==> flow/design.v <==
module exponent_multiplier (
    i_clk, i_rst_n,
    i_load, i_start, i_select,
    i_A, i_B,
    o_done, led_select, o_P,
	seg_i_A_ten, seg_i_A_unit, 
	seg_i_B_ten, seg_i_B_unit, 
	seg_o_P_thousand, seg_o_P_hundred, seg_o_P_ten, seg_o_P_unit
);
    input wire i_clk, i_rst_n;
    input wire i_load, i_start, i_select;
    input [3:0] i_A, i_B;
    output reg o_done, led_select;
    output reg [29:0] o_P;
	output reg [6:0] seg_i_A_ten, seg_i_A_unit;
	output reg [6:0] seg_i_B_ten, seg_i_B_unit;
	output reg [6:0] seg_o_P_thousand, seg_o_P_hundred, seg_o_P_ten, seg_o_P_unit;
    parameter IDLE = 3'b000, LOAD = 3'b001, CALC = 3'b010, FINISH = 3'b011;
    reg [2:0] current_state;
    reg [3:0] reg_A, reg_B;
	reg [3:0] led_reg_A, led_reg_B;
    reg [19:0] reg_A_shift;
    reg [29:0] reg_P_exp;
    reg [7:0] reg_P_mul;
    reg [3:0] counter_exp;
    reg [2:0] index_bit_B;
    reg exp_done, mul_done;
    always @(posedge i_clk or negedge i_rst_n) begin
        if (!i_rst_n) begin
            reg_A <= 4'b0;
            reg_B <= 4'b0;
            reg_P_exp <= 30'b1;
            reg_P_mul <= 8'b0;
            reg_A_shift <= 20'b0;
			led_reg_A <= 4'b0;	
			led_reg_B <= 4'b0;	
            o_done <= 0;
			led_select <= 0;
            o_P <= 30'b0;
            counter_exp <= 4'b0;
            index_bit_B <= 3'b0;
            exp_done <= 0;
            mul_done <= 0;
            current_state <= IDLE;
        end
        else begin
            case (current_state)
                IDLE: begin
                    reg_A <= 4'b0;
                    reg_B <= 4'b0;
                    reg_P_exp <= 30'b1;
                    reg_P_mul <= 8'b0;
                    reg_A_shift <= 20'b0;
                    o_done <= 0;
					led_select <= 0;
                    o_P <= 30'b0;
                    counter_exp <= 4'b0;
                    index_bit_B <= 3'b0;
                    exp_done <= 0;
                    mul_done <= 0;
                    if (!i_load) begin 
                        reg_A <= i_A;
						led_reg_A <= i_A;
                        reg_B <= i_B;
						led_reg_B <= i_B;
                        reg_A_shift <= {16'b0, i_A};
                        current_state <= LOAD;
                    end                    
                end    
                LOAD: begin                    
                    current_state <= (!i_start) ? CALC : LOAD;
                end
                CALC: begin
                    if (i_start) begin
                        if (!exp_done) begin
                            if (counter_exp < reg_B) begin
                                reg_P_exp <= reg_P_exp * reg_A;
                                counter_exp <= counter_exp + 1;
                            end
                            else begin
                                exp_done <= 1;
                            end
                        end
                        if (!mul_done) begin
                            if (index_bit_B < 4) begin
                                if (reg_B[index_bit_B]) begin
                                    reg_P_mul <= reg_P_mul + reg_A_shift[7:0];
                                end
                                reg_A_shift <= reg_A_shift << 1;
                                index_bit_B <= index_bit_B + 1;
                            end
                            else begin
                                mul_done <= 1;
                            end
                        end
                        if (exp_done && mul_done) begin
                            current_state <= FINISH;
                        end
                    end
                end
                FINISH: begin
                    o_done <= 1;
                    led_select <= !i_select;
                    if (!i_select) begin
                        o_P <= reg_P_exp;
                    end
                    else if (i_select) begin
                        o_P <= {22'b0, reg_P_mul};
                    end
                    if (!i_start) begin
                        current_state <= IDLE;
                    end
                end
            endcase
        end
    end
	always @(*) begin                 
		case (led_reg_A % 10)
			4'd0: seg_i_A_unit = 7'b1000000;
			4'd1: seg_i_A_unit = 7'b1111001;
			4'd2: seg_i_A_unit = 7'b0100100;
			4'd3: seg_i_A_unit = 7'b0110000;
			4'd4: seg_i_A_unit = 7'b0011001;
			4'd5: seg_i_A_unit = 7'b0010010;
			4'd6: seg_i_A_unit = 7'b0000010;
			4'd7: seg_i_A_unit = 7'b1111000;
			4'd8: seg_i_A_unit = 7'b0000000;
			4'd9: seg_i_A_unit = 7'b0010000;
			default: seg_i_A_unit = 7'b1000000;
		endcase
		case (led_reg_A / 10)
			4'd0: seg_i_A_ten = 7'b1000000;
			4'd1: seg_i_A_ten = 7'b1111001;
			4'd2: seg_i_A_ten = 7'b0100100;
			4'd3: seg_i_A_ten = 7'b0110000;
			4'd4: seg_i_A_ten = 7'b0011001;
			4'd5: seg_i_A_ten = 7'b0010010;
			4'd6: seg_i_A_ten = 7'b0000010;
			4'd7: seg_i_A_ten = 7'b1111000;
			4'd8: seg_i_A_ten = 7'b0000000;
			4'd9: seg_i_A_ten = 7'b0010000;
			default: seg_i_A_ten = 7'b1000000;
		endcase
		case (led_reg_B % 10)
			4'd0: seg_i_B_unit = 7'b1000000;
			4'd1: seg_i_B_unit = 7'b1111001;
			4'd2: seg_i_B_unit = 7'b0100100;
			4'd3: seg_i_B_unit = 7'b0110000;
			4'd4: seg_i_B_unit = 7'b0011001;
			4'd5: seg_i_B_unit = 7'b0010010;
			4'd6: seg_i_B_unit = 7'b0000010;
			4'd7: seg_i_B_unit = 7'b1111000;
			4'd8: seg_i_B_unit = 7'b0000000;
			4'd9: seg_i_B_unit = 7'b0010000;
			default: seg_i_B_unit = 7'b1000000;
		endcase
		case (led_reg_B / 10)
			4'd0: seg_i_B_ten = 7'b1000000;
			4'd1: seg_i_B_ten = 7'b1111001;
			4'd2: seg_i_B_ten = 7'b0100100;
			4'd3: seg_i_B_ten = 7'b0110000;
			4'd4: seg_i_B_ten = 7'b0011001;
			4'd5: seg_i_B_ten = 7'b0010010;
			4'd6: seg_i_B_ten = 7'b0000010;
			4'd7: seg_i_B_ten = 7'b1111000;
			4'd8: seg_i_B_ten = 7'b0000000;
			4'd9: seg_i_B_ten = 7'b0010000;
			default: seg_i_B_ten = 7'b1000000;
		endcase
		case (o_P % 10)
			4'd0: seg_o_P_unit = 7'b1000000;
			4'd1: seg_o_P_unit = 7'b1111001;
			4'd2: seg_o_P_unit = 7'b0100100;
			4'd3: seg_o_P_unit = 7'b0110000;
			4'd4: seg_o_P_unit = 7'b0011001;
			4'd5: seg_o_P_unit = 7'b0010010;
			4'd6: seg_o_P_unit = 7'b0000010;
			4'd7: seg_o_P_unit = 7'b1111000;
			4'd8: seg_o_P_unit = 7'b0000000;
			4'd9: seg_o_P_unit = 7'b0010000;
			default: seg_o_P_unit = 7'b1000000;
		endcase
		case ((o_P / 10) % 10)
			4'd0: seg_o_P_ten = 7'b1000000;
			4'd1: seg_o_P_ten = 7'b1111001;
			4'd2: seg_o_P_ten = 7'b0100100;
			4'd3: seg_o_P_ten = 7'b0110000;
			4'd4: seg_o_P_ten = 7'b0011001;
			4'd5: seg_o_P_ten = 7'b0010010;
			4'd6: seg_o_P_ten = 7'b0000010;
			4'd7: seg_o_P_ten = 7'b1111000;
			4'd8: seg_o_P_ten = 7'b0000000;
			4'd9: seg_o_P_ten = 7'b0010000;
			default: seg_o_P_ten = 7'b1000000;
		endcase
		case ((o_P / 100) % 10)
			4'd0: seg_o_P_hundred = 7'b1000000;
			4'd1: seg_o_P_hundred = 7'b1111001;
			4'd2: seg_o_P_hundred = 7'b0100100;
			4'd3: seg_o_P_hundred = 7'b0110000;
			4'd4: seg_o_P_hundred = 7'b0011001;
			4'd5: seg_o_P_hundred = 7'b0010010;
			4'd6: seg_o_P_hundred = 7'b0000010;
			4'd7: seg_o_P_hundred = 7'b1111000;
			4'd8: seg_o_P_hundred = 7'b0000000;
			4'd9: seg_o_P_hundred = 7'b0010000;
			default: seg_o_P_hundred = 7'b1000000;
		endcase
		case ((o_P / 1000) % 10)
			4'd0: seg_o_P_thousand = 7'b1000000;
			4'd1: seg_o_P_thousand = 7'b1111001;
			4'd2: seg_o_P_thousand = 7'b0100100;
			4'd3: seg_o_P_thousand = 7'b0110000;
			4'd4: seg_o_P_thousand = 7'b0011001;
			4'd5: seg_o_P_thousand = 7'b0010010;
			4'd6: seg_o_P_thousand = 7'b0000010;
			4'd7: seg_o_P_thousand = 7'b1111000;
			4'd8: seg_o_P_thousand = 7'b0000000;
			4'd9: seg_o_P_thousand = 7'b0010000;
			default: seg_o_P_thousand = 7'b1000000;		
		endcase
    end
endmodule
==> flow/config.mk <==
export PLATFORM = sky130hd
export DESIGN_NAME = exponent_multiplier
export DESIGN_NICKNAME = exponent_multiplier
export VERILOG_FILES = /design/flow/design.v
export SDC_FILE = /design/flow/constraint.sdc
export NUM_CORES = 4
export LEC_CHECK = 0
export ABC_AREA = 1
export CAP_MARGIN = 20
export CORE_MARGIN = 2
export CORE_UTILIZATION = 72
export CTS_CLUSTER_DIAMETER = 344
export CTS_CLUSTER_SIZE = 98
export PLACE_DENSITY = 0.6
export SLEW_MARGIN = 20
export TNS_END_PERCENT = 5
==> flow/constraint.sdc <==
create_clock -name core_clock -period 20.6 [get_ports {i_clk}]
set_input_delay 4.1200 -clock core_clock [delete_from_list [all_inputs] [get_ports {i_clk}]]
set_output_delay 4.1200 -clock core_clock [all_outputs]
set_load 0.01 [all_outputs]
run.sh (not shown) runs the stock make flow with config.mk's settings and CLKGATE_MAP_FILE=.
The starting point never finished: it broke off in detailed placement.
Edit:
CORE_UTILIZATION = 71   (was 72)
CTS_CLUSTER_DIAMETER = default   (was 344)
CTS_CLUSTER_SIZE = default   (was 98)
TNS_END_PERCENT = default   (was 5)
clock period = 60.3 ns   (was 20.6 ns; I/O delays follow)
Effect:
- The changed run completed without violations
- synthesized area is unchanged
- synthesized cell count is unchanged
- die size came out higher slightly
Edit:
ABC_AREA = default   (was 1)
CORE_UTILIZATION = 40   (was 71)
clock period = 50.0 ns   (was 60.3 ns; I/O delays follow)
Non-clock buffer count grows by 166; die size grows by well over a third; final area grows by a few percent; utilization shrinks by 32 points; global-route usage shrinks by 10 points; via count shrinks slightly; count of clock-buffer cells in the layout shrinks by 1; synthesized cell count shrinks by about a fifth; worst setup slack degrades by 2.1 ns; cell count shrinks by roughly a tenth.
Edit:
CELL_PAD_IN_SITES_DETAIL_PLACEMENT = 1   (was default)
CELL_PAD_IN_SITES_GLOBAL_PLACEMENT = 3   (was default)
CORE_ASPECT_RATIO = 0.66   (was default)
CORE_UTILIZATION = 62   (was 40)
CTS_CLUSTER_DIAMETER = 219   (was default)
CTS_CLUSTER_SIZE = 32   (was default)
GPL_ROUTABILITY_DRIVEN = 1   (was default)
GPL_TIMING_DRIVEN = 0   (was default)
PLACE_DENSITY = default   (was 0.6)
=> The changed run stopped in global placement without I/O. Synthesized area is unchanged. Die area fell by a quarter to a third. Synthesized cell count stays the same.
